--- flow/run.sh ---
#!/bin/bash
# the make line also repeats each setting of config.mk as NAME=value (left out here)
make -C /OpenROAD-flow-scripts/flow DESIGN_CONFIG=/design/flow/config.mk WORK_HOME=/design/flow/orfs CLKGATE_MAP_FILE= finish
--- flow/config.mk ---
export PLATFORM = sky130hd
export DESIGN_NAME = fm_lpr_fir
export DESIGN_NICKNAME = fm_lpr_fir
export VERILOG_FILES = /design/flow/design.v
export SDC_FILE = /design/flow/constraint.sdc
export NUM_CORES = 4
export LEC_CHECK = 0
export CAP_MARGIN = 20
export CORE_ASPECT_RATIO = 0.53
export CORE_MARGIN = 2
export CORE_UTILIZATION = 15
export CTS_CLUSTER_SIZE = 38
export SETUP_SLACK_MARGIN = -1.03
export SLEW_MARGIN = 20
--- flow/constraint.sdc ---
create_clock -name core_clock -period 17.7 [get_ports {clock}]
set_input_delay 3.5400 -clock core_clock [delete_from_list [all_inputs] [get_ports {clock}]]
set_output_delay 3.5400 -clock core_clock [all_outputs]
set_load 0.01 [all_outputs]
--- flow/design.v ---
module fir #(
    parameter TAPS = 32,
    parameter DECIMATION = 8,
    parameter DATA_SIZE = 32,
    parameter [TAPS*DATA_SIZE-1:0] GLOBAL_COEFF = '0,
    parameter UNROLL = 16
) (
    input   logic clock,
    input   logic reset,
    input   logic [DATA_SIZE-1:0] x_in,   
    output   logic x_rd_en,
    input  logic x_empty,
    output  logic y_wr_en,
    input   logic y_out_full,
    output  logic [DATA_SIZE-1:0] y_out 
);
typedef enum logic[2:0] {
    INIT, 
    COMPUTE, 
    WRITE
} state_t;
state_t state, next_state;
logic [0:TAPS-1] [DATA_SIZE-1:0] shift_reg;
logic [0:TAPS-1][DATA_SIZE-1:0] shift_reg_c;
logic [$clog2(DECIMATION)-1:0] decimation_counter, decimation_counter_c;
logic [$clog2(TAPS)-1:0] taps_counter, taps_counter_c;
logic [0:UNROLL-1][DATA_SIZE-1:0] tap_value, tap_value_c;
logic signed [0:UNROLL-1][DATA_SIZE-1:0] product, product_c;
logic [0:UNROLL-1][DATA_SIZE-1:0] y_sum, y_sum_c; 
logic last_cycle, last_cycle_c;
logic [$clog2(TAPS)-1:0] coefficient_counter, coefficient_counter_c;
logic [DATA_SIZE-1:0] total_sum;
logic [0:TAPS-1][DATA_SIZE-1:0] coeff;
assign coeff = GLOBAL_COEFF;
function logic signed [DATA_SIZE-1:0] DEQUANTIZE(logic signed [DATA_SIZE-1:0] val);
    if (val < 0) begin
        DEQUANTIZE = DATA_SIZE'(-(-val >>> 10));
    end else begin
        DEQUANTIZE = DATA_SIZE'(val >>> 10);
    end
endfunction
always_ff @(posedge clock or posedge reset) begin
    if (reset == 1'b1) begin
        state <= INIT;       
        product <= '0;
        last_cycle <= '0;
        coefficient_counter <= '0;
        taps_counter <= '0;        
        decimation_counter <= '0;       
        y_sum <= '0;
        tap_value <= '0;
        shift_reg <= '0;
    end else begin
        taps_counter <= taps_counter_c;
        coefficient_counter <= coefficient_counter_c;
        shift_reg <= shift_reg_c;
        state <= next_state;  
        y_sum <= y_sum_c;
        tap_value <= tap_value_c;
        product <= product_c;
        last_cycle <= last_cycle_c;        
        decimation_counter <= decimation_counter_c;
    end
end
always_comb begin
    next_state = state;
    x_rd_en = 1'b0;
    y_wr_en = 1'b0;
    decimation_counter_c = decimation_counter;
    shift_reg_c = shift_reg;
    taps_counter_c = taps_counter;
    y_sum_c = y_sum;
    tap_value_c = tap_value;
    product_c = product;
    last_cycle_c = last_cycle;
    coefficient_counter_c = coefficient_counter;
    total_sum = '0;
    y_out = '0;
    case(state)
        INIT: begin
            if (x_empty == 1'b0) begin
                x_rd_en = 1'b1;
                shift_reg_c[1:TAPS-1] = shift_reg[0:TAPS-2];
                shift_reg_c[0] = x_in;
                decimation_counter_c = decimation_counter + 1'b1;
                if (decimation_counter == DECIMATION - 1) begin
                    next_state = COMPUTE;
                    for (int i = 0; i < UNROLL; i++) begin
                        tap_value_c[i] = shift_reg_c[i];
                    end  
                    taps_counter_c = taps_counter + UNROLL;
                end else begin
                    next_state = INIT;
                end
            end
        end
        COMPUTE: begin
            if (last_cycle == 1'b0) begin
                for (int i = 0; i < UNROLL; i++) begin 
                    product_c[i] = $signed(tap_value[i]) * $signed(coeff[TAPS-coefficient_counter-i-1]);
                end
                if (taps_counter != UNROLL) begin
                    for (int i = 0; i < UNROLL; i++) begin
                        y_sum_c[i] = $signed(y_sum[i]) + DEQUANTIZE(product[i]);
                    end
                end
                taps_counter_c = taps_counter + UNROLL;
                coefficient_counter_c = coefficient_counter + UNROLL;
                for (int i = 0; i < UNROLL; i++)
                    tap_value_c[i] = shift_reg[taps_counter+i];
                if (taps_counter == 0) begin
                    last_cycle_c = 1'b1;
                end
            end else begin
                for (int i = 0; i < UNROLL; i++) begin
                    y_sum_c[i] = $signed(y_sum[i]) + DEQUANTIZE(product[i]);
                end  
                last_cycle_c = 1'b0;
                next_state = WRITE;
            end            
        end
        WRITE: begin
            if (y_out_full == 1'b0) begin
                y_wr_en = 1'b1;
                total_sum = '0;
                for (int i = 0; i < UNROLL; i++) begin
                    total_sum = $signed(total_sum) + $signed(y_sum[i]);
                end
                y_out = total_sum;
                taps_counter_c = '0;
                coefficient_counter_c = '0;
                decimation_counter_c = '0;
                y_sum_c = '0;
                next_state = INIT;
            end
        end
        default: begin
            next_state = INIT;
            x_rd_en = 1'bx;
            y_wr_en = 1'bx;
            y_out = 'x;
            decimation_counter_c = 'x;
            taps_counter_c = 'x;
            y_sum_c = 'x;
            shift_reg_c = 'x;
            product_c = 'x;
            last_cycle_c = 'x;
            coefficient_counter_c = 'x;
            tap_value_c = 'x;
        end
    endcase
end
endmodule
module fm_lpr_fir (
    input  logic        clock,
    input  logic        reset,
    input  logic [31:0] x_in,
    output logic        x_rd_en,
    input  logic        x_empty,
    output logic [31:0] y_out,
    input  logic        y_out_full,
    output logic        y_wr_en
);
localparam AUDIO_LPR_COEFF_TAPS = 32;
localparam [AUDIO_LPR_COEFF_TAPS*32-1:0] AUDIO_LPR_COEFFS = {
    32'hfffffffd, 32'hfffffffa, 32'hfffffff4, 32'hffffffed, 32'hffffffe5, 32'hffffffdf, 32'hffffffe2, 32'hfffffff3,
    32'h00000015, 32'h0000004e, 32'h0000009b, 32'h000000f9, 32'h0000015d, 32'h000001be, 32'h0000020e, 32'h00000243,
    32'h00000243, 32'h0000020e, 32'h000001be, 32'h0000015d, 32'h000000f9, 32'h0000009b, 32'h0000004e, 32'h00000015,
    32'hfffffff3, 32'hffffffe2, 32'hffffffdf, 32'hffffffe5, 32'hffffffed, 32'hfffffff4, 32'hfffffffa, 32'hfffffffd
};
fir #(
    .TAPS(AUDIO_LPR_COEFF_TAPS),
    .DECIMATION(8),
    .DATA_SIZE(32),
    .GLOBAL_COEFF(AUDIO_LPR_COEFFS),
    .UNROLL(4)
) fir_lpr_inst (
    .clock(clock),
    .reset(reset),
    .x_in(x_in),
    .x_rd_en(x_rd_en),
    .x_empty(x_empty),
    .y_out(y_out),
    .y_out_full(y_out_full),
    .y_wr_en(y_wr_en)
);
endmodule
==> notes.md, run 1 <==
This note records the results obtained with Yosys and OpenROAD.

Timing
The final max-slew violation count recorded for this run is 0. At the pin with the least slew margin, the transition time is 1.28 ns. The worst setup slack after layout is 5.47 ns.

The final hold violation count is 0. The total of endpoints with negative setup slack in the final report is 0. Setup repair after global routing left no endpoint under its margin. The final timing report lists clock skew as 0.104 ns.

In this run the tightest slew margin relative to its limit is 14.5%. Of the available clock period, the critical path in the final layout requires 69.1%. The maximum operating frequency is 0.0818 GHz. The post-layout minimum cycle time is 12.23 ns.

Setup path
In this design, the critical path's most frequently occurring cell is sky130_fd_sc_hd__fa_1. The largest driver fanout on the critical path is 36. Measured in cells, the most critical reg-to-reg path has a length of 32. For reference, the most critical setup path is categorized as flop to flop. The largest stage delay on the critical path is 1.00 ns. The register-to-register setup slack is 5.47 ns. OpenSTA lists the critical path startpoint as fir_lpr_inst.coefficient_counter[2]. The arrival time at the worst endpoint is 12.96 ns. STA classifies the critical path endpoint as a flop. The worst setup path is launched from a flop.

The slowest stage of the critical path belongs to the cell sky130_fd_sc_hd__o311ai_0. STA puts the critical path data required time at 18.43 ns. The capture point of the critical path is fir_lpr_inst.product[94]. The kind of cell with the highest combined delay along the critical path is adder cells. Per the post-run analysis, buffers plus inverters along the critical path come to 6. The reg-to-reg critical path endpoint is fir_lpr_inst.product[94]. The critical path runs through a total of 32 cells.

The reg-to-reg startpoint is fir_lpr_inst.coefficient_counter[2].

Drt
The detailed router finished its first iteration with 9746 violations. The routed length per instance is 15.5 µm. In this run the remaining antenna-violating nets after routing total 0. Wires add up to 389000 µm. The length of the first detailed-routing pass in iterations is 6. The via count normalized by instance count is 3.78. The via count of the routed design is 95143. The DRC violations left is 0.

Worst hold path
The class of the most critical hold timing path is flop to flop. The worst hold endpoint is fir_lpr_inst.shift_reg[347]. In this run the most critical hold path is launched from fir_lpr_inst.shift_reg[379]. The number of cells on the worst hold path is listed as 2.

Outcome
The flow ran to the end and the layout has no timing, DRC or antenna violations.

Synthesis
The gate-level netlist out of Yosys references 101 unique cell types. The synthesis run identifies the leading combinational cell family as adder cells. The synthesized-area fraction occupied by ao, oa, aoi and oai cells is 6.17%. The cell-mix breakdown from Yosys lists the simple-gate area share as 19.0%.

Synthesis inferred 1421 register bits. The share of the synthesized area in the top cell type is 27.9%. For reference, the top cells by count after synthesis are 4443 x sky130_fd_sc_hd__nand2_1, 1834 x sky130_fd_sc_hd__inv_1, 1496 x sky130_fd_sc_hd__fa_1. Of all cell types, the one taking the most synthesized area is sky130_fd_sc_hd__dfrtp_1.

The synthesized cell area is 127000 µm². The area share of xor/xnor cells in the synthesized design is 3.64%. The most used standard cell by instance count after synthesis is sky130_fd_sc_hd__nand2_1. The count of synthesis-stage warnings from yosys is 1. The post-synthesis async set-or-reset flop share is 100%. The chip area from the yosys synthesis statistics is 127000 µm².

The cell count listed in synth_stat.txt is 14106. Among all flip-flop cells after synthesis, the most frequent one is sky130_fd_sc_hd__dfrtp_1. After Yosys synthesis, full adders, half adders and majority gates account for 30.8% of the synthesized area.

Averaged over all synthesized cells, the footprint is 9.03 µm². After synthesis, flip-flops and latches occupy 27.9% of the total area. In the synthesized netlist, the number of instances is 14106. The synthesis report lists the most area-consuming cells as sky130_fd_sc_hd__dfrtp_1 28%, sky130_fd_sc_hd__fa_1 24%, sky130_fd_sc_hd__nand2_1 13%, sky130_fd_sc_hd__ha_1 7.2%, sky130_fd_sc_hd__inv_1 5.4%. The count of flip-flops with a built-in enable after synthesis is 0. The floorplan net count is 16375. Of the post-synthesis cell area, the part taken by muxes is 4.98%.

Placement
In this run, placement finished with an instance count of 24910. Per the post-place timing report, worst setup slack is 5.84 ns. The weighted congestion at the end of routability-driven global placement is 0.947. Per the detailed placement report, the placed cell area equals 141000 µm².

The detailed placement HPWL is 309000 µm. The number of buffer cells added on primary ports is 69.

Clock tree
The number of gates given a new drive strength after cts is 0. Per the CTS log, the maximum H-tree level is 3. The total setup buffers inserted after CTS is 0. The CTS report gives the tree buffer count as 121. The clock tree root buffer cell is sky130_fd_sc_hd__clkbuf_16. The tree built by TritonCTS fans out to 1421 sinks.

For the worst-skew pair, the clock arrives at the later sink with an insertion delay of 0.82 ns. The largest buffer count on any clock path is 3. TritonCTS built the clock tree. The count of hold-fix buffers inserted at cts is 0. The timing report gives the clock slew at the launch and capture registers of the worst setup and hold paths as 0.07 ns.

Layout
The post-route utilization of the core is recorded as 17.2%. The layout overhead on the synthesized area is 14.2%. The final layout contains 16019 nets. The final instance area is 145000 µm².

The count of placed standard cells in the final layout, fillers left out is 25170.

Floorplanning
The row count is 246. The core utilization before placement is 15.0%. For this design the top-level I/O count stands at 70. The die span in y is 675 µm. The floorplan core area is 846000 µm². The die width is 1270 µm.

After floorplanning, the die was sized to cover 857000 µm².

GRT
The via count of the first global-routing pass is 95185. The number of antenna violations at the first check in global routing is 41. The aggregate global-route resource usage is 9.02%. Recorded from the global router log, the overflow total was 0. The first-pass GRT wire length is 606000 µm. The maximum number of pins on one net before global-route repair is 238.

Flow run
Across the run, the number of max-cap violations was 0. The number of logged tool warnings is 74.
==> metrics by stage <==
step / hold slack [ns] / TNS (ns)
after floorplan: 0.440 / -7818.76
after global placement: 0.456 / 0
after detailed placement: 0.458 / 0
after CTS: 0.403 / 0
after global routing: 0.438 / 0
final: 0.414 / 0
==> area by class of cell <==
cell class,count,area (µm²)
well taps,11284,14100
repair buffers,219,1940
clock inverters,60,863
inverters,1837,6910
multi-input cells,10150,82600
flip-flops and latches,1421,35600
diodes,35,87.6
fillers,94197,701000
clock buffers,164,3450
==> layer usage <==
metal	track usage (%)	part of all wire (%)	vias to the layer above	wire length [µm]
li1	-	-	43235	-
met1	14.7	51	47941	199000
met2	11.1	35	3648	137000
met3	3.20	12	295	48100
met4	1.02	1.1	24	4420
met5	0	0.041	-	159
==> run 2: changes to the inputs <==
Settings changed: ABC_AREA set to 1, CELL_PAD_IN_SITES_DETAIL_PLACEMENT set to 0, CORE_ASPECT_RATIO 0.53 to unset, CORE_UTILIZATION 15 to 25, CTS_CLUSTER_SIZE 38 to 98, GPL_ROUTABILITY_DRIVEN set to 0, PLACE_DENSITY set to 0.41, SETUP_SLACK_MARGIN -1.03 to unset, TNS_END_PERCENT set to 20.
Clock period 17.7 ns to 12.0 ns, I/O delays scaled along.
==> notes.md, run 2 <==
This note records the results obtained with Yosys and OpenROAD.

Synthesis
In the synthesized netlist, mux cells make up 0.137% of the area. The synthesized netlist handed to floorplanning was reported with a cell count of 15798. The top logic cell family in the synthesized netlist is adder cells. When the netlist entered floorplanning its net count stood at 18067. For this run the top cell type by instance count after synthesis was sky130_fd_sc_hd__inv_1. After synthesis, the most frequently instantiated cells are 2880 x sky130_fd_sc_hd__inv_1, 2434 x sky130_fd_sc_hd__nand2_1, 1888 x sky130_fd_sc_hd__nor2_1. The share of the synthesized area in the top cell type is 27.7%. For this run, the number of Yosys warnings is 1. The most used flip-flop cell after synthesis is sky130_fd_sc_hd__dfrtp_1. The area share of xor/xnor cells in the synthesized design is 1.73%. Synthesis instantiated 70 different standard cells from the library.

The cell-mix breakdown from Yosys lists the simple-gate area share as 15.6%. The synthesized cell area is 129000 µm². The cell taking the most area after synthesis is sky130_fd_sc_hd__dfrtp_1.

The main area contributors are sky130_fd_sc_hd__dfrtp_1 28%, sky130_fd_sc_hd__fa_1 23%, sky130_fd_sc_hd__inv_1 8.4%, sky130_fd_sc_hd__ha_1 7.2%, sky130_fd_sc_hd__nand2_1 7.1%. The number of cells reported by Yosys stat comes to 15798. Summing the areas of all compound-gate instances in the mapped netlist gives 13.8% of the synthesized area.

The number of storage elements in the synthesis netlist is 1421. The count of flip-flops with a built-in enable after synthesis is 0. Per Yosys stat, the portion of area used by sequential elements is 27.7%. Yosys reported that registers with async set or reset make up 100%. After synthesis, the chip area reported by Yosys is 129000 µm². The area share of fa/ha/maj cells after synthesis is 30.5%. Each instance of the synthesized netlist takes up on average 8.13 µm².

Worst hold path
The startpoint of the most critical hold path is fir_lpr_inst.product[1]. The class of the most critical hold timing path is flop to flop. The depth of the worst hold-timing path is 2. The worst hold endpoint is fir_lpr_inst.product[1].

Floorplanning
The floorplan die area is 520000 µm². The floorplan core area is 512000 µm². The floorplan step records an initial core utilization of 25.1%. The die is 721 µm wide.

The row count is 263. The floorplan report gives the top-level pin count as 70. According to the floorplan report, the die height is 721 µm.

GRT
The first-pass GRT wire length is 699000 µm. The number of antenna violations at the first check in global routing is 22. Global routing used 17.7% of the available tracks across all layers. The remaining global-route overflow is 0. The via count of the first global-routing pass came to 103008. The maximum number of pins on one net before global-route repair is 238.

Drt
The first detailed-routing pass ran for 6 iterations. The count of nets left with antenna violations once routing finished came out at 0. Per the log, the first TritonRoute iteration ended with a DRC count of 7794.

Dividing the detail-routed via count by the number of cells gives 4.55. Per the detail_route report, DRC violations left total 0. The via count of the routed design is 101957.

The sum of routed wire length over all layers is 464000 µm. After detailed routing, the average wire length per cell comes to 20.7 µm.

Placement
The detailed placement HPWL is 364000 µm. The number of buffer cells added on primary ports is 69.

Setup path
For this run, the slowest stage of the critical path takes 0.64 ns. The most used cell along the critical path is sky130_fd_sc_hd__inv_1. The data required time of the critical path is 12.81 ns.

The reg-to-reg critical path endpoint is fir_lpr_inst.product[31]. STA shows the worst reg2reg path with a cell count of 39. The launch point of the critical path was reported as fir_lpr_inst.coefficient_counter[2].

The cell type group with the largest total delay on the critical path is adder cells. The capture point of the critical path is fir_lpr_inst.product[31]. The reg-to-reg startpoint is fir_lpr_inst.coefficient_counter[2].

The critical path maximum fanout is 25. On the critical path, the stage with the largest delay is an instance of sky130_fd_sc_hd__inv_2. The STA report counts the stages on the worst setup path as 39. The register-to-register setup slack is 1.57 ns. STA puts the critical path data arrival time at 11.24 ns.

The category of the worst setup path launch point is a flop. The type of the worst setup path is flop to flop. The worst setup path is captured at a flop.

Together, buffers and inverters on the worst path number 10.

Clock tree
For reference, the clock transition at the flip-flops on the worst setup and hold paths is 0.06 ns. The clock tree from TritonCTS is built. The largest buffer count on any clock path is 4. The CTS report gives the tree buffer count as 180. The later-pin clock latency in the skew report is 0.91 ns.

Clock tree synthesis selected as its root buffer the cell sky130_fd_sc_hd__clkbuf_16. The number of gates given a new drive strength after cts is 0. In this run the post-CTS setup repair buffer count came out at 0. The count of hold-fix buffers inserted at cts is 0.

The clock tree synthesis step divided the H-tree into 4 levels. The total number of clock tree sinks is 1421.

Timing
The total negative setup slack is 0 ns. The maximum operating frequency is 0.0959 GHz. In the final report, the number of pins over their slew limit comes to 0. The slew of the pin with the lowest slew margin is 1.15 ns. The post-layout minimum cycle time is 10.43 ns. The worst slew margin relative to its limit is 22.0%. Final hold analysis gives a worst-case slack of 0.475 ns. The ratio of final minimum period to clock period is 86.9%. The post-route clock skew is 0.108 ns. Setup repair after global routing left no endpoint under its margin. Per the finish-stage timing summary, setup violations number 0. In the final report, the number of hold violations comes to 0.

Flow run
The max-cap check violation count is 0. Across all stage logs, warnings added up to 122.

Layout
The layout overhead on the synthesized area is 11.1%. For this run, the post-layout net count is 17751.

Outcome
The flow ran to the end and the layout has no timing, DRC or antenna violations.
==> run 2: layout make-up <==
type                       instances  area (µm²)
clock buffer                     257        5240
clock inverter                    67        1030
timing repair buffer             210        2060
multi-input combinational      10745       79400
inverter                        2924       11000
tap                             6757        8450
fill                           55434      370000
sequential                      1421       35600
antenna                           10        25.0
==> run 2: layer usage <==
layer | GRT usage (%) | share of wire, % | up-vias
li1 | - | - | 48836
met1 | 26.3 | 50 | 50873
met2 | 27.7 | 44 | 1877
met3 | 1.55 | 3.7 | 371
met4 | 4.03 | 2.5 | 0
met5 | 0 | 0 | -
==> run 2: stage by stage <==
step                      worst slack (ns)  instances  util, %  instance area, µm²
after global placement                1.68      22056     26.6              136000
after CTS                             1.60      22380     27.9              143000
after detailed placement              1.69      22056     26.6              136000
final                                 1.57      22391     27.9              143000
after global routing                 0.842      22386     27.9              143000
after floorplan                     -10.07      15798        -              129000
==> run 3: changes to the inputs <==
Settings changed: CAP_MARGIN 20 to 35, CORE_ASPECT_RATIO set to 0.72, CORE_UTILIZATION 25 to 72, GPL_ROUTABILITY_DRIVEN 0 to unset, MAX_ROUTING_LAYER set to met4, PLACE_DENSITY 0.41 to unset, PLACE_DENSITY_LB_ADDON set to 0.16, SETUP_SLACK_MARGIN set to 1.39, TNS_END_PERCENT 20 to 45.
Clock period 12.0 ns to 8.96 ns, I/O delays scaled along.
==> notes.md, run 3 <==
This note records the results obtained with Yosys and OpenROAD.

Outcome
The flow ran to the end and the layout has no timing, DRC or antenna violations.

Setup path
The most used cell along the critical path is sky130_fd_sc_hd__fa_1. Tracing the worst setup path back leads to its startpoint at fir_lpr_inst.coefficient_counter[2]. STA lists the startpoint of the worst register-to-register path as fir_lpr_inst.coefficient_counter[2].

The worst setup path is captured at a flop. The worst register-to-register path has a setup slack of 0.23 ns. The largest driver fanout on the critical path is 5. The critical path runs through a total of 42 cells. The cell type group with the largest total delay on the critical path is adder cells.

Among all stages on the critical path, the maximum delay recorded is 0.58 ns. The path depth of the worst reg2reg path is 42. The type of the worst setup path is flop to flop.

The critical path's slowest cell is sky130_fd_sc_hd__fa_1. The arrival time at the worst endpoint is 9.42 ns. The data required time of the critical path is 9.65 ns. The capture point of the critical path was reported as fir_lpr_inst.product[31]. STA lists the endpoint of the worst register-to-register path as fir_lpr_inst.product[31]. The number of buffers and inverters on the critical path is 13. The worst setup path is launched from a flop.

Timing
The final hold violation count is 0. Derived from the worst setup path, the maximum achievable clock frequency is 0.115 GHz. Counting pins that exceed their max-slew limit in the final report gives 0. The transition time recorded at the tightest slew-check pin is 1.18 ns. The post-route clock skew is 0.105 ns. Adding up every negative setup slack in the final design gives 0 ns. The worst slew margin relative to its limit is 21.3%. The total of endpoints with negative setup slack in the final report is 0.

Setup repair after global routing could not meet its margin everywhere. After layout, the worst path uses 97.4% of the clock period. After layout, the minimum clock period comes to 8.73 ns.

Synthesis
Ranked by total cell area, the synthesized netlist is headed by sky130_fd_sc_hd__dfrtp_1 28%, sky130_fd_sc_hd__fa_1 23%, sky130_fd_sc_hd__inv_1 8.4%, sky130_fd_sc_hd__ha_1 7.2%, sky130_fd_sc_hd__nand2_1 7.1%. Of the combinational cells, the family taking the most area is adder cells. The net count after synthesis is 18067. After synthesis, the netlist uses 70 different library cells. The warning tally printed by Yosys for this design is 1.

The area share of xor/xnor cells in the synthesized design is 1.73%. Looking at the cell usage after synthesis, the top flip-flop cell is sky130_fd_sc_hd__dfrtp_1. After synthesis the netlist holds a flip-flop and latch count of 1421.

The count of flip-flops with a built-in enable after synthesis is 0. The synthesized-area fraction occupied by ao, oa, aoi and oai cells is 13.8%. sky130_fd_sc_hd__inv_1 is the most common cell in the netlist. Summing the areas of all and, or, nand and nor instances in the mapped netlist gives 15.6% of the synthesized area. sky130_fd_sc_hd__dfrtp_1 takes more of the synthesized area than any other cell. Summing the sequential cell areas from Yosys gives 27.7% of the chip area. The mean area per synthesized cell is 8.13 µm². The post-synthesis cell count is 15798. The cell count listed in synth_stat.txt is 15798. The chip area from the yosys synthesis statistics is 129000 µm². The synthesized cell area is 129000 µm². The multiplexer area fraction after synthesis is 0.137%. Ranked by instance count, the synthesized netlist is headed by 2880 x sky130_fd_sc_hd__inv_1, 2434 x sky130_fd_sc_hd__nand2_1, 1888 x sky130_fd_sc_hd__nor2_1. The share of synthesized area in the top cell type comes to 27.7%. The post-synthesis async set-or-reset flop share is 100%.

The area share of fa/ha/maj cells after synthesis is 30.5%.

Placement
Detailed placement finished with a half-perimeter wire length of 309000 µm. The count of buffers added on input and output ports is 69. The weighted congestion at the end of routability-driven global placement is 1.09.

GRT
The first-pass GRT wire length is 630000 µm. For this run, the total global-route usage over all layers was measured as 46.9%. The remaining global-route overflow is 0.

The number of antenna violations at the first check in global routing is 26. The via count of the first global-routing pass is 106068. Entering global routing, the biggest net connects 285 pins.

Floorplanning
70 I/O pins were placed. From bottom edge to top edge, the die measures 362 µm. The core region is 177000 µm². The die width is 502 µm.

The chip occupies 182000 µm². Before placement the cells fill 72.5% of the core. The row count is 131.

Worst hold path
The path class of the tightest hold or removal check is flop to flop. The startpoint of the most critical hold path is fir_lpr_inst.product[69]. The worst hold endpoint is fir_lpr_inst.product[69]. The worst hold path was traced through 2 stages.

Clock tree
The total number of clock tree sinks is 1421. The timing report gives the clock slew at the launch and capture registers of the worst setup and hold paths as 0.08 ns. The CTS report gives the tree buffer count as 143. The cell sitting at the root of the clock tree is a sky130_fd_sc_hd__clkbuf_16. The maximum level of the CTS H-tree is 4. The clock tree from TritonCTS is built. The later-pin clock latency in the skew report is 0.88 ns. Looking at the clock tree report, the maximum root-to-sink buffer count equals 3.

Layout
Relative to the synthesized area, the layout overhead comes to 10.2%. The final net count is 18039. The share of the core filled with cells in the final layout is 79.9%. The number of fill cells is 11737.

Drt
The routed length per instance is 22.8 µm. The first detailed-routing pass ran for 9 iterations. The via count normalized by instance count is 6.08. Detailed routing inserted a total of 111331 vias.

The remaining antenna violation count is 0. The routed layout reports a DRC error count of 0. For this block, the routed nets add up to 417000 µm of wire. The DRC violation total after the first TritonRoute iteration is 16051.

Flow run
In this run the tools logged warnings totalling 104. The max-cap check violation count is 0.
## run 3: area by class of cell
| class | instances | area (µm²) | share of cell area, % |
|---|---|---|---|
| diodes | 27 | 67.6 | 0.0477 |
| clock buffers | 200 | 4090 | 2.89 |
| clock inverters | 53 | 866 | 0.611 |
| inverters | 2924 | 11100 | 7.83 |
| multi-input cells | 10745 | 81600 | 57.6 |
| flip-flops and latches | 1421 | 35600 | 25.1 |
| well taps | 2394 | 3000 | 2.12 |
| repair buffers | 533 | 5270 | 3.72 |
| repair inverters | 2 | 17.5 | 0.0124 |
## run 3: routing by layer
layer | GRT usage (%) | wire length, µm | up-vias
li1 | - | - | 49437
met4 | 17.2 | 20800 | 0
met5 | - | 0 | -
met2 | 62.6 | 170000 | 6961
met3 | 17.4 | 64100 | 1245
met1 | 65.6 | 163000 | 53688
## run 3: metrics by stage
| step | setup slack, ns | instances | hold WS, ns | instance area [µm²] |
|---|---|---|---|---|
| CTS | 0.548 | 18182 | 0.485 | 139000 |
| detailed placement | -0.366 | 17813 | 0.467 | 132000 |
| finish | 0.233 | 18299 | 0.482 | 142000 |
| global route | 0.00853 | 18295 | 0.511 | 142000 |
| global placement | -0.243 | 17801 | 0.465 | 132000 |
| floorplan | -12.50 | 15798 | 0.450 | 129000 |
## run 3: what timing repair did
action | 4_1_cts | 5_1_grt
endpoints found under the setup margin | 81 | 82
hold buffers | 0 | 0
setup buffers | 106 | 72
gates resized | 371 | 319
cloned | 10 | 6
pin swaps | 134 | 152
hold endpoints to repair | 0 | 0
==> run 4: changes to the inputs <==
Settings changed: ABC_AREA 1 to 0, CAP_MARGIN 35 to 20, CORE_ASPECT_RATIO 0.72 to unset, CTS_CLUSTER_SIZE 98 to 59, MAX_ROUTING_LAYER met4 to unset, PLACE_DENSITY_LB_ADDON 0.16 to 0.01, SETUP_SLACK_MARGIN 1.39 to 2.02.
Clock period 8.96 ns to 7.16 ns, I/O delays scaled along.
==> notes.md, run 4 <==
This note records the results obtained with Yosys and OpenROAD.

Synthesis
Per the Yosys statistics, synthesis produced 14106 cells. The area share of fa/ha/maj cells after synthesis is 30.8%. The synthesized cell area is 127000 µm². Per the post-synthesis report, the nets total 16375.

In this run, the synthesized area fraction spent on and/or/nand/nor cells is recorded as 19.0%. Summing the areas of all xor and xnor instances in the mapped netlist gives 3.64% of the synthesized area. The most frequently used library cell after synthesis is sky130_fd_sc_hd__nand2_1. Yosys reports that the most numerous cell types are 4443 x sky130_fd_sc_hd__nand2_1, 1834 x sky130_fd_sc_hd__inv_1, 1496 x sky130_fd_sc_hd__fa_1. Yosys attributes the largest share of cell area to sky130_fd_sc_hd__dfrtp_1 28%, sky130_fd_sc_hd__fa_1 24%, sky130_fd_sc_hd__nand2_1 13%, sky130_fd_sc_hd__ha_1 7.2%, sky130_fd_sc_hd__inv_1 5.4%.

Looking at the cell usage after synthesis, the top flip-flop cell is sky130_fd_sc_hd__dfrtp_1. For reference, compound AND-OR and OR-AND cells occupy 6.17% of the area reported after synthesis. The share of the synthesized area in the top cell type is 27.9%. The chip area from the yosys synthesis statistics is 127000 µm². For this run, asynchronously set or reset flops after synthesis account for 100%. The count of synthesis-stage warnings from yosys is 1.

Counting flops with a built-in enable in the synthesized netlist gives 0. The synthesized netlist handed to floorplanning was reported with a cell count of 14106. The top logic cell family in the synthesized netlist is adder cells. The cell taking the most area after synthesis is sky130_fd_sc_hd__dfrtp_1.

The register area share after synthesis is 27.9%. The multiplexer area fraction after synthesis is 4.98%. The number of library cell types mapped by synthesis is 101. After synthesis the netlist holds a flip-flop and latch count of 1421.

A synthesized cell averages 9.03 µm².

Drt
The first TritonRoute pass finished after 7 iterations. Per the post-route antenna check, the number of violating nets is 0. The via count normalized by instance count is 6.13.

The detailed router placed 106460 vias in this run. Per the detailed-route log, wirelength across all metal layers totals 400000 µm. The routed length per instance is 23.0 µm. The DRC violations left is 0. The first routing iteration left 12200 violations.

Outcome
The run finished, with violations left. The checks that failed were negative setup slack.

GRT
Entering global routing, the biggest net connects 267 pins. The aggregate global-route resource usage is 43.1%. The number of antenna violations at the first check in global routing is 34. The via count of the first global-routing pass was 110062. The first global-routing pass estimated 602000 µm of wire. The remaining global-route overflow is 0.

Timing
The maximum operating frequency is 0.104 GHz. The post-layout minimum cycle time is 9.64 ns. The final report lists the setup-violating endpoint count as 87.

The ratio of final minimum period to clock period is 135%. The final count of pins violating max slew is 0. Across the routed clock network, the largest skew measured is 0.0699 ns. For the pin with the worst max-slew slack, the measured transition is 1.36 ns. Per the slew report, the remaining headroom to the max-slew limit stands at 9.18%. Setup repair after global routing could not meet its margin everywhere. The final hold violation count is 0. The worst setup slack after layout is -2.48 ns.

Setup path
Per the OpenROAD timing report, the critical path contains 37 cells. The setup check on the worst reg-to-reg path leaves a slack of -2.48 ns. The critical path's slowest cell is sky130_fd_sc_hd__nor2_2. The number of cells on the worst reg-to-reg path is 37.

The critical path in this run is classified as flop to flop. The most critical setup path has its startpoint at fir_lpr_inst.coefficient_counter[3]. The kind of end point of the critical path is a flop.

The category of the worst setup path launch point is a flop. Grouping stages by cell kind, the critical path spends the most delay in adder cells. The reg-to-reg startpoint is fir_lpr_inst.coefficient_counter[3].

The data required time of the critical path is 7.78 ns. The reg-to-reg critical path endpoint is fir_lpr_inst.product[31]. In this run the worst setup path terminates at fir_lpr_inst.product[31]. The number of buffers and inverters on the critical path is 13. The arrival time at the worst endpoint is 10.26 ns.

The largest driver fanout on the critical path is 8. The largest stage delay on the critical path is 0.80 ns.

Clock tree
The TritonCTS buffer count is 153. TritonCTS built the clock tree. At the later pin of the worst-skew pair, clock insertion delay measures 0.83 ns.

In this run, post-CTS hold repair placed 0 buffers. The clock passes through at most 3 buffers. In the CTS report, the clock slew at the register clock pins of the worst setup and hold paths is listed as 0.06 ns. The clock net in this run drives a total of 1421 sinks. The H-tree generated during clock tree synthesis spans 4 levels. Looking at the clock tree report, the root buffer type is sky130_fd_sc_hd__clkbuf_16.

Layout
The layout report lists the multi-input gate area as 86200 µm². The share of the core filled with cells in the final layout is 84.9%. The layout overhead on the synthesized area is 17.2%.

The sequential cells in the finished layout cover a total of 35600 µm². The number of fill cells is 9567. After the last flow step, the layout net total stands at 17172.

Floorplanning
The floorplan die area is 180000 µm². The floorplan step defined a core boundary enclosing 176000 µm². The row count is 154.

The die span in y is 425 µm. The floorplan step set the die width to 425 µm. The core utilization before placement is 72.4%. The number of top-level pins is 70.

Worst hold path
STA reports the tightest min-delay check as being of type flop to flop. The worst hold endpoint is fir_lpr_inst.shift_reg[25]. The startpoint of the most critical hold path is fir_lpr_inst.shift_reg[25].

The depth of the worst hold-timing path is 2.

Placement
The final weighted congestion recorded by global placement is 1.00. For this run the detailed placement stage logged an HPWL of 274000 µm. The number of buffer cells added on primary ports is 69.

Flow run
In this run the tools logged warnings totalling 93. The max-cap check violation count is 0.
run 4: area by class of cell:
type | instances | share of cell area [%]
Multi-Input combinational cell | 10150 | 57.7
Tap cell | 2340 | 1.96
Antenna cell | 9 | 0.0151
Clock inverter | 71 | 0.877
Sequential cell | 1421 | 23.8
Clock buffer | 213 | 2.91
Inverter | 1837 | 4.64
Timing Repair Buffer | 1340 | 8.05
run 4: through the flow:
step | cells | instance area (µm²) | setup slack, ns | hold slack (ns) | setup TNS (ns)
after floorplan | 14106 | 127000 | -13.94 | 0.440 | -
after global placement | 16826 | 137000 | -1.89 | 0.455 | -101.52
after detailed placement | 16826 | 137000 | -2.11 | 0.457 | -114.32
after CTS | 17279 | 146000 | -1.51 | 0.469 | -76.87
after global routing | 17377 | 149000 | -2.55 | 0.476 | -132.50
final | 17381 | 149000 | -2.48 | 0.468 | -115.96
run 4: repair_timing:
item | 4_1_cts | 5_1_grt
cloned | 11 | 5
resized | 699 | 444
setup endpoints to repair | 188 | 208
buffers inserted | 158 | 87
pin swaps | 305 | 360
run 4: routing by layer:
layer / vias up / routed length [µm] / track usage, %
met2: 6054 / 184000 / 68.7
met4: 44 / 32500 / 25.6
met1: 53056 / 141000 / 54.6
li1: 45543 / - / -
met3: 1763 / 41400 / 9.59
met5: - / 328 / 0
==> run 5: changes to the inputs <==
Settings changed: ABC_AREA 0 to unset, CELL_PAD_IN_SITES_DETAIL_PLACEMENT 0 to unset, CORE_ASPECT_RATIO set to 0.71, CTS_CLUSTER_SIZE 59 to 53, MAX_ROUTING_LAYER set to met4, PLACE_DENSITY_LB_ADDON 0.01 to 0.0, SETUP_SLACK_MARGIN 2.02 to 3.13, TNS_END_PERCENT 45 to unset.
Clock period 7.16 ns to 10.7 ns, I/O delays scaled along.
==> notes.md, run 5 <==
This note records the results obtained with Yosys and OpenROAD.

Outcome
The flow ran to the end and the layout has no timing, DRC or antenna violations.

Synthesis
The cell-mix breakdown from Yosys lists the adder-cell area share as 30.8%. Per Yosys stat, the portion of area used by sequential elements is 27.9%. The mean area per synthesized cell is 9.03 µm². The most used standard cell by instance count after synthesis is sky130_fd_sc_hd__nand2_1. By count the netlist is led by 4443 x sky130_fd_sc_hd__nand2_1, 1834 x sky130_fd_sc_hd__inv_1, 1496 x sky130_fd_sc_hd__fa_1.

sky130_fd_sc_hd__dfrtp_1 takes more of the synthesized area than any other cell. The count of flip-flops with a built-in enable after synthesis is 0. Synthesis produced a netlist whose cell count is 14106.

Counting distinct cell types in the post-synthesis netlist gives 101. The most instantiated flip-flop cell in the synthesis netlist is sky130_fd_sc_hd__dfrtp_1. The mapped netlist covers 127000 µm². The number of storage elements in the synthesis netlist is 1421. The floorplan net count is 16375. The top logic cell family in the synthesized netlist is adder cells.

The count of synthesis-stage warnings from yosys is 1. For this run, asynchronously set or reset flops after synthesis account for 100%. The synthesized-area fraction occupied by ao, oa, aoi and oai cells is 6.17%. The chip area from the yosys synthesis statistics is 127000 µm². The cell count listed in synth_stat.txt is 14106. The share of the synthesized area in the top cell type is 27.9%. The simple logic cell fraction of the synthesized area is 19.0%. In the synthesized netlist, mux cells make up 4.98% of the area. The main area contributors are sky130_fd_sc_hd__dfrtp_1 28%, sky130_fd_sc_hd__fa_1 24%, sky130_fd_sc_hd__nand2_1 13%, sky130_fd_sc_hd__ha_1 7.2%, sky130_fd_sc_hd__inv_1 5.4%. The area share of xor/xnor cells in the synthesized design is 3.64%.

Placement
The placement report lists the number of port buffers as 69. Note, the detailed placer reported a final HPWL of 273000 µm. The pre-CTS setup check shows a worst slack of -0.203 ns. The placed cell area is 130000 µm². The final weighted congestion recorded by global placement is 1.02.

Setup path
The critical path's slowest stage uses the library cell sky130_fd_sc_hd__fa_1. According to the timing report, the critical path is launched from fir_lpr_inst.coefficient_counter[2]. In this run the number of cells on the critical path is 36. Counting both buffers and inverters, the worst setup path holds a total of 13. The critical path is of the flop to flop type. The reg-to-reg startpoint is fir_lpr_inst.coefficient_counter[2].

The capture point of the critical path was reported as fir_lpr_inst.product[58]. The category of the worst setup path launch point is a flop. The data required time of the critical path is 11.34 ns. The most used cell along the critical path is sky130_fd_sc_hd__fa_1. Per STA, the highest per-stage delay on the worst path measures 0.61 ns.

The worst-case reg-to-reg setup slack stands at 1.62 ns. In this design, the largest share of critical-path delay is due to adder cells. The largest driver fanout on the critical path is 20. For the worst reg-to-reg path, the endpoint reported by OpenROAD is fir_lpr_inst.product[58]. The kind of end point of the critical path is a flop. STA shows the worst reg2reg path with a cell count of 36. STA puts the critical path data arrival time at 9.72 ns.

Timing
In the finished design, the share of the clock period the worst path needs comes to 84.8%. Setup repair after global routing could not meet its margin everywhere. The maximum operating frequency is 0.110 GHz.

The worst setup slack after layout is 1.62 ns. The final count of pins violating max slew is 0. The most critical hold endpoint after final layout shows a slack of 0.458 ns. The final hold violation count recorded for this run is 0. The post-layout minimum cycle time is 9.08 ns.

The final timing report lists clock skew as 0.0606 ns. After routing, the total negative slack on setup checks comes to 0 ns. The slew of the pin with the lowest slew margin is 1.29 ns. The worst slew margin relative to its limit is 13.8%. Endpoints with negative setup slack in the final report add up to 0.

Drt
Using the TritonRoute via totals, the vias-per-cell ratio works out to 6.14. The DRC violations left is 0. The routed layout has 101842 vias. The DRC violation total after the first TritonRoute iteration is 13529. The sum of routed wire length over all layers is 383000 µm. The routed length per instance is 23.1 µm. The length of the first detailed-routing pass in iterations is 9. In this run the remaining antenna-violating nets after routing total 0.

Layout
The number of fill cells is 10875. For the completed layout, the total cell area is recorded as 141000 µm². Per the layout area report, the combinational gate area comes to 85500 µm². The final net count is 16340. Compared with the post-synthesis result, the final layout area differs by 11.1%. The sequential cell area is 35600 µm².

Clock tree
The clock net in this run drives a total of 1421 sinks. The largest buffer count on any clock path is 3. Looking at the clock tree report, the H-tree level count equals 4.

The clock tree root buffer cell is sky130_fd_sc_hd__clkbuf_16. TritonCTS created 142 clock buffers. The later-pin clock latency in the skew report is 0.84 ns. TritonCTS built the clock tree.

The clock input transition at the sequential cells of the worst setup and hold paths is 0.07 ns.

Worst hold path
STA reports the tightest min-delay check as being of type flop to flop. Hold analysis shows the worst path with a depth of 2. The worst hold endpoint is fir_lpr_inst.shift_reg[325].

The startpoint of the most critical hold path is fir_lpr_inst.shift_reg[357].

GRT
The first global-routing pass estimated 573000 µm of wire. The number of antenna violations at the first check in global routing is 27. The remaining global-route overflow is 0. The maximum number of pins on one net before global-route repair is 209. The aggregate global-route resource usage is 42.9%. The via count of the first global-routing pass is 99595.

Flow run
The tool flagged a number of max-cap violations equal to 0. The tool warning count for the run is 95.

Floorplanning
The core utilization before placement is 72.2%. The die width is 503 µm. The floorplan die area is 180000 µm². Pin placement for this block handled 70 I/O pins.

For reference, the placement row count at floorplan is 130. The die span in y is 358 µm. The floorplan core area is 176000 µm².
[run 5: per-stage QoR]
step           instances  util [%]
5_1_grt            16578      80.2
2_1_floorplan      14106         -
4_1_cts            16373      77.8
3_3_place_gp       15988      73.6
3_5_place_dp       15988      73.7
6_report           16583      80.2
[run 5: routing by layer]
layer	wire, µm	GRT usage (%)	part of all wire, %
met2	165000	59.9	43
met3	50500	11.6	13
met4	16500	13.5	4.3
met1	151000	61.5	39
met5	0	-	0
[run 5: repair_timing]
item                       CTS  global route
setup endpoints to repair  106            96
resized                    249           631
hold buffers                 0             0
cloned                      10            16
pin swaps                   86           277
setup buffers              116           170
[run 5: area by class of cell]
cell class | count | share of cell area, %
multi-input cells | 10155 | 60.4
clock inverters | 53 | 0.595
inverters | 1837 | 4.90
clock buffers | 206 | 2.94
diodes | 21 | 0.0371
repair buffers | 514 | 3.88
flip-flops and latches | 1421 | 25.1
well taps | 2376 | 2.10
==> run 6: changes to the inputs <==
Settings changed: ABC_AREA set to 1, CORE_ASPECT_RATIO 0.71 to unset, CTS_CLUSTER_DIAMETER set to 381, CTS_CLUSTER_SIZE 53 to unset, PLACE_DENSITY set to 0.8, PLACE_DENSITY_LB_ADDON 0.0 to unset, SETUP_SLACK_MARGIN 3.13 to -0.5.
Clock period 10.7 ns to 6.91 ns, I/O delays scaled along.
==> notes.md, run 6 <==
This note records the results obtained with Yosys and OpenROAD.

Synthesis
In this run, the synthesized area fraction spent on adder and majority cells is recorded as 30.5%. The synthesized design spends more area on one cell type than any other, namely sky130_fd_sc_hd__dfrtp_1. The area share of xor/xnor cells in the synthesized design is 1.73%.

Of the total synthesized cell area, the portion taken by AND-OR and OR-AND cells is 13.8%. The cell count listed in synth_stat.txt is 15798. The synthesized cell area is 129000 µm². By count the netlist is led by 2880 x sky130_fd_sc_hd__inv_1, 2434 x sky130_fd_sc_hd__nand2_1, 1888 x sky130_fd_sc_hd__nor2_1. For reference, the top cells by area after synthesis are sky130_fd_sc_hd__dfrtp_1 28%, sky130_fd_sc_hd__fa_1 23%, sky130_fd_sc_hd__inv_1 8.4%, sky130_fd_sc_hd__ha_1 7.2%, sky130_fd_sc_hd__nand2_1 7.1%. By instance count, the leading cell after synthesis is sky130_fd_sc_hd__inv_1. The chip area line in the Yosys stat output reads 129000 µm². Synthesis produced a netlist whose cell count is 15798. In this run, the synthesized area fraction spent on and/or/nand/nor cells is recorded as 15.6%. The net count after synthesis is 18067. The register area share after synthesis is 27.7%. In this run, synthesis inferred 0 flip-flops with an integrated enable. The multiplexer area fraction after synthesis is 0.137%. The top logic cell family in the synthesized netlist is adder cells. The post-synthesis async set-or-reset flop share is 100%. The average instance in the mapped netlist occupies 8.13 µm². Yosys reports that the leading cell type by area covers 27.7% of the netlist area. Counting distinct cell types in the post-synthesis netlist gives 70.

The count of synthesis-stage warnings from yosys is 1. The number of storage elements in the synthesis netlist is 1421. For this run, the leading register cell type out of synthesis is sky130_fd_sc_hd__dfrtp_1.

Setup path
The critical path's slowest cell is sky130_fd_sc_hd__o21ai_0. The path depth of the worst reg2reg path is 48. The kind of end point of the critical path is a flop. The largest driver fanout on the critical path is 11. The capture point of the critical path is fir_lpr_inst.product[95].

The data required time of the critical path is 7.65 ns. STA reports a reg2reg setup slack of -2.20 ns. The arrival time at the worst endpoint is 9.86 ns. In this design, the critical path's most frequently occurring cell is sky130_fd_sc_hd__nand2_1. The cell type group with the largest total delay on the critical path is adder cells. The worst register-to-register path ends at fir_lpr_inst.product[95].

For this run, the slowest stage of the critical path takes 0.73 ns. Together, buffers and inverters on the worst path number 12. The STA report counts the stages on the worst setup path as 48.

For the worst reg-to-reg path, the startpoint reported by OpenROAD is fir_lpr_inst.coefficient_counter[3]. The worst setup path startpoint is fir_lpr_inst.coefficient_counter[3]. The category of the worst setup path launch point is a flop. Looking at the setup timing report, the critical path kind is flop to flop.

Placement
The number of buffer cells added on primary ports is 69. The weighted congestion at the end of routability-driven global placement is 1.15. The number of instances in the placed design is 18701. The detailed placement HPWL is 334000 µm.

The placement stage leaves a total instance area of 139000 µm².

Floorplanning
Measured along the y axis, the die boundary spans 426 µm. The share of the core area taken by cells at floorplan is 72.3%. The row count is 155. The die covers 182000 µm². The die width is 426 µm. For this design the top-level I/O count stands at 70.

The floorplan core area is 178000 µm².

Clock tree
According to the CTS report, the clock sink count is 1421. CTS added clock buffers totalling 153. The clock tree root buffer cell is sky130_fd_sc_hd__clkbuf_16. The later-pin clock latency in the skew report is 0.88 ns.

The clock input transition at the sequential cells of the worst setup and hold paths is 0.06 ns. In this run, post-CTS hold repair placed 0 buffers. The clock tree from TritonCTS is built. The largest buffer count on any clock path is 3. The maximum level of the CTS H-tree is 4.

Drt
For this block, the via count after detailed routing is 120846. In the post-route report, total wirelength is listed as 460000 µm. The routed length per instance is 24.1 µm. The length of the first detailed-routing pass in iterations is 16.

Dividing the detail-routed via count by the number of cells gives 6.32. The DRC violation total after the first TritonRoute iteration is 18216. The remaining antenna violation count is 0. Per the detail_route report, DRC violations left total 0.

GRT
The first-pass GRT wire length is 697000 µm. Global routing finished with a remaining overflow of 0. The via count of the first global-routing pass came to 121340. The number of antenna violations at the first check in global routing is 37. Entering global routing, the biggest net connects 315 pins.

The aggregate global-route resource usage is 52.3%.

Outcome
The run finished, with violations left. A clean result was blocked by negative setup slack.

Timing
Of the available clock period, the critical path in the final layout requires 132%. The total negative setup slack is -104.23 ns. The transition time recorded at the tightest slew-check pin is 1.43 ns. For the final database, setup skew stands at 0.0660 ns.

The final timing report derives a shortest allowable period of 9.11 ns. The critical path in the final layout is reported with a setup slack of -2.20 ns. In this build the clock could be raised as far as 0.110 GHz. Setup repair after global routing could not meet its margin everywhere.

The final count of pins violating max slew is 0. For reference, the final report shows the hold violation count at 0. Per the finish-stage timing summary, setup violations number 95. The worst slew margin relative to its limit is 3.12%. The final hold slack is 0.485 ns.

Flow run
Warnings raised by the tools during the run amount to 99. Across the run, the number of max-cap violations was 0.

Layout
For this run, the post-layout net count is 18850. The count of placed standard cells in the final layout, fillers left out is 19113. The final instance area is 148000 µm². Per the run report, area growth between synthesis and finish was 15.2%.

Worst hold path
The startpoint of the most critical hold path is fir_lpr_inst.shift_reg[38]. The report gives the cell count of the worst hold path as 2. The min-delay analysis places its worst path in the category flop to flop. The worst hold endpoint is fir_lpr_inst.shift_reg[38].
## run 6: stage by stage
step,setup slack (ns),util (%)
global placement,-1.69,78.3
CTS,-1.39,82.8
detailed placement,-1.99,78.3
finish,-2.20,83.2
floorplan,-14.14,-
global route,-2.37,83.2
## run 6: cell type report
| cell class | count | area, µm² |
|---|---|---|
| Multi-Input combinational cell | 10747 | 81700 |
| Sequential cell | 1421 | 35600 |
| Fill cell | 9890 | 29800 |
| Timing Repair Buffer | 1332 | 11200 |
| Inverter | 2924 | 11100 |
| Clock buffer | 214 | 4410 |
| Tap cell | 2355 | 2950 |
| Clock inverter | 70 | 1060 |
| Antenna cell | 48 | 120 |
| Timing Repair inverter | 2 | 13.8 |
## run 6: what timing repair did
action,CTS,global route
buffers inserted,73,11
setup endpoints to repair,86,88
cloned,6,0
resized,475,151
pin swaps,111,48
## run 6: routing by layer
layer | share of wire (%) | global-route usage [%] | up-vias
met3 | 13 | 14.8 | 2712
met4 | 10 | 38.6 | 0
met2 | 44 | 76.7 | 9243
met1 | 33 | 61.7 | 57805
met5 | 0 | - | -
li1 | - | - | 51086
==> run 7: changes to the inputs <==
Settings changed: ABC_AREA 1 to unset, CORE_UTILIZATION 72 to 68, CTS_CLUSTER_DIAMETER 381 to unset, MAX_ROUTING_LAYER met4 to unset, PLACE_DENSITY 0.8 to unset, SETUP_SLACK_MARGIN -0.5 to 2.53.
Clock period 6.91 ns to 9.37 ns, I/O delays scaled along.
==> notes.md, run 7 <==
This note records the results obtained with Yosys and OpenROAD.

Outcome
The run finished with no timing, DRC or antenna violations.

Placement
The number of buffer cells added on primary ports is 69. The detailed placement HPWL is 258000 µm. At the end of routability-driven placement, the weighted congestion stood at 1.02. The number of instances in the placed design is 16144.

Synthesis
Of the total synthesized cell area, the portion taken by XOR and XNOR cells is 3.64%. The commonest cells after synthesis are 4443 x sky130_fd_sc_hd__nand2_1, 1834 x sky130_fd_sc_hd__inv_1, 1496 x sky130_fd_sc_hd__fa_1. In this run the mean area of a mapped cell was 9.03 µm². The post-synth register bit count is 1421. Of all flip-flops after synthesis, the portion carrying an async set or reset was 100%.

For this design, Yosys synthesis ends with a cell count of 14106. The cell taking the most area after synthesis is sky130_fd_sc_hd__dfrtp_1. The number of nets in the synthesized netlist is 16375. Summing every instance area after synthesis gives 127000 µm².

The area fraction of the largest cell type after synthesis is 27.9%. The area recorded from the Yosys report for this design is 127000 µm². Multiplexer cells account for 4.98% of the synthesized area. The number of library cell types mapped by synthesis is 101. The most frequently used library cell after synthesis is sky130_fd_sc_hd__nand2_1. The cell-mix breakdown from Yosys lists the adder-cell area share as 30.8%.

The warning tally printed by Yosys for this design is 1. Post-synth the commonest register cell is sky130_fd_sc_hd__dfrtp_1. Sorting the synthesized cells by area gives the leading types as sky130_fd_sc_hd__dfrtp_1 28%, sky130_fd_sc_hd__fa_1 24%, sky130_fd_sc_hd__nand2_1 13%, sky130_fd_sc_hd__ha_1 7.2%, sky130_fd_sc_hd__inv_1 5.4%.

In this run, the synthesized area fraction spent on AND-OR/OR-AND gates is recorded as 6.17%. The synthesized instance count is 14106. By area, the combinational part of the netlist is dominated by adder cells. The count of flip-flops with a built-in enable after synthesis is 0. The register area share after synthesis is 27.9%. The simple logic cell fraction of the synthesized area is 19.0%.

Floorplanning
The die span in y is 437 µm. The floorplan step defined a core boundary enclosing 186000 µm². In this run the core area contains 158 standard-cell rows.

The floorplan die area is 191000 µm². From left edge to right edge, the die measures 437 µm. The core utilization before placement is 68.5%.

The number of top-level pins is 70.

Clock tree
For the worst-skew pair, the clock arrives at the later sink with an insertion delay of 0.84 ns. The cell sitting at the root of the clock tree is a sky130_fd_sc_hd__clkbuf_16. The maximum level of the CTS H-tree is 4. The largest buffer count on any clock path is 3. TritonCTS built the clock tree. The clock input transition at the sequential cells of the worst setup and hold paths is 0.06 ns. The tree built by TritonCTS fans out to 1421 sinks. The TritonCTS buffer count is 151.

Drt
The remaining antenna violation count is 0. Detailed-route iteration 0 reported a violation count of 8776. The via count of the routed design is 98321. The via count normalized by instance count is 5.88. For this block, the routed nets add up to 361000 µm of wire. The first detailed-routing pass took 6 iterations. The routed length per instance is 21.6 µm. The script parses the final routing iteration and logs DRC violations as 0.

Timing
The total of endpoints with negative setup slack in the final report is 0. Subtracting the final worst setup slack from the clock period gives 8.88 ns. For reference, the final report shows the max-slew violation count at 0. The pin closest to its max-slew limit shows a slew of 1.12 ns. The final hold violation count is 0. Based on the critical path, the design can be clocked at up to 0.113 GHz.

The ratio of final minimum period to clock period is 94.8%. Setup repair after global routing could not meet its margin everywhere. Setup total negative slack on the finished layout was measured at 0 ns.

The tightest hold path in the finished design has a slack of 0.470 ns. In this run the tightest slew margin relative to its limit is 25.3%. The post-route clock skew is 0.0580 ns.

Worst hold path
The tightest min-delay check is of the flop to flop type. In the hold report, the worst path ends at fir_lpr_inst.shift_reg[697]. The depth of the worst hold-timing path is 2.

The startpoint of the most critical hold path is fir_lpr_inst.shift_reg[729].

Flow run
The number of logged tool warnings is 93. The max-cap check violation count is 0.

Setup path
STA classifies the critical path endpoint as a flop. The largest driver fanout on the critical path is 24. The worst register-to-register path begins at fir_lpr_inst.coefficient_counter[2].

The reg-to-reg critical path endpoint is fir_lpr_inst.product[95]. The largest individual stage delay along the critical path comes from the cell sky130_fd_sc_hd__fa_1. According to the timing report, the arrival time at the worst endpoint equals 9.53 ns. The data required time of the critical path is 10.02 ns.

The category of the worst setup path launch point is a flop. The number of cells on the worst reg-to-reg path is 33. The critical path in this run is classified as flop to flop. The number of buffers and inverters on the critical path is 8. In this run the register-to-register setup slack is 0.49 ns.

The capture point of the critical path is fir_lpr_inst.product[95]. The cell type group with the largest total delay on the critical path is adder cells. Tracing the worst setup path back leads to its startpoint at fir_lpr_inst.coefficient_counter[2].

The instance count on the critical path is 33. The largest stage delay on the critical path is 0.62 ns. The most used cell along the critical path is sky130_fd_sc_hd__xnor2_1.

GRT
The maximum number of pins on one net before global-route repair is 244. Global routing consumed, over all layers together, 37.8% of the routing resources. The remaining global-route overflow is 0.

The number of antenna violations at the first check in global routing is 22. The first global-routing pass estimated 561000 µm of wire. The via count of the first global-routing pass is 100910.

Layout
The layout overhead on the synthesized area is 11.5%. The count of cells in the finished layout, fillers not included, comes to 16715. The final net count is 16376.
[run 7: cell type report]
cell class / count / area (µm²)
multi-input combinational: 10150 / 85300
clock inverter: 66 / 918
tap: 2480 / 3100
antenna: 7 / 17.5
inverter: 1837 / 6920
fill: 12891 / 43900
timing repair buffer: 546 / 5770
clock buffer: 208 / 4310
sequential: 1421 / 35600
[run 7: through the flow]
stage	util, %	instance area [µm²]	worst slack [ns]
final	76.4	142000	0.492
after global routing	76.4	142000	0.263
after CTS	74.5	138000	0.744
after detailed placement	70.2	130000	0.00859
after global placement	70.2	130000	0.218
after floorplan	-	127000	-12.17
[run 7: per-layer routing]
| metal | GRT usage [%] | wire (µm) |
|---|---|---|
| met5 | 0 | 137 |
| met4 | 18.5 | 22600 |
| met3 | 7.10 | 29600 |
| met2 | 59.8 | 168000 |
| met1 | 50.6 | 141000 |
[run 7: what timing repair did]
action,in CTS,in global routing
gates resized,264,590
pin swaps,155,296
setup endpoints to repair,105,118
hold buffers,0,0
setup buffers,118,142
cloned,17,13
==> run 8: changes to the inputs <==
Settings changed: CELL_PAD_IN_SITES_DETAIL_PLACEMENT set to 1, CELL_PAD_IN_SITES_GLOBAL_PLACEMENT set to 1, CORE_ASPECT_RATIO set to 0.99, CORE_UTILIZATION 68 to 62, CTS_CLUSTER_SIZE set to 46, GPL_ROUTABILITY_DRIVEN set to 0, HOLD_SLACK_MARGIN set to 0.11, MIN_ROUTING_LAYER set to met1, SETUP_SLACK_MARGIN 2.53 to unset, SLEW_MARGIN 20 to 25, TNS_END_PERCENT set to 25.
Clock period 9.37 ns to 7.6 ns, I/O delays scaled along.
==> notes.md, run 8 <==
This note records the results obtained with Yosys and OpenROAD.

Outcome
The flow did not finish. The stage at which the run stopped is 4_1_cts. The first error in the log reads "[ERROR DPL-0033] detailed placement checks failed during check placement".

Synthesis
Of the total synthesized cell area, the portion taken by full adders, half adders and majority gates is 30.8%. The synthesis report lists the Yosys warning total as 1. The chip area from the yosys synthesis statistics is 127000 µm². The number of library cell types mapped by synthesis is 101. The share of the synthesized area in the top cell type is 27.9%. Per the synthesis report, the XOR/XNOR share of the synthesized area is 3.64%. The count of flip-flops with a built-in enable after synthesis is 0. The main area contributors are sky130_fd_sc_hd__dfrtp_1 28%, sky130_fd_sc_hd__fa_1 24%, sky130_fd_sc_hd__nand2_1 13%, sky130_fd_sc_hd__ha_1 7.2%, sky130_fd_sc_hd__inv_1 5.4%. The top logic cell family in the synthesized netlist is adder cells. The synthesis run shows the most used standard cells to be 4443 x sky130_fd_sc_hd__nand2_1, 1834 x sky130_fd_sc_hd__inv_1, 1496 x sky130_fd_sc_hd__fa_1. The register area share after synthesis is 27.9%.

Per the post-synthesis report, the number of cells in the design is 14106. The most instantiated flip-flop cell in the synthesis netlist is sky130_fd_sc_hd__dfrtp_1. The multiplexer area fraction after synthesis is 4.98%. After synthesis, the mean cell area works out to 9.03 µm².

The synthesized-area fraction occupied by ao, oa, aoi and oai cells is 6.17%. The synthesis report gives the async set-or-reset register share as 100%. Looking at area per cell type in the netlist, the leader is sky130_fd_sc_hd__dfrtp_1.

The number of storage elements in the synthesis netlist is 1421. Summing every instance area after synthesis gives 127000 µm². For this design, Yosys synthesis ends with a cell count of 14106. The simple logic cell fraction of the synthesized area is 19.0%. The number of nets handed over by synthesis was 16375. For this run the top cell type by instance count after synthesis was sky130_fd_sc_hd__nand2_1.

Placement
In this run, placement finished with an instance count of 17061. As logged by OpenROAD, the buffers inserted on ports number 69. The placed cell area is 136000 µm². The detailed placement HPWL is 366000 µm.

The worst setup slack after placement is -2.27 ns.

Floorplanning
The die width is 459 µm. The number of top-level pins is 70. In the floorplan report the effective utilization is 62.4%. The row count is 165. According to the floorplan report, the placeable core area is 204000 µm². The floorplan die area is 209000 µm². Measured along the y axis, the die boundary spans 455 µm.
## run 8: stage by stage
stage / setup TNS, ns
after detailed placement: -113.86
after global placement: -61.86
after floorplan: -
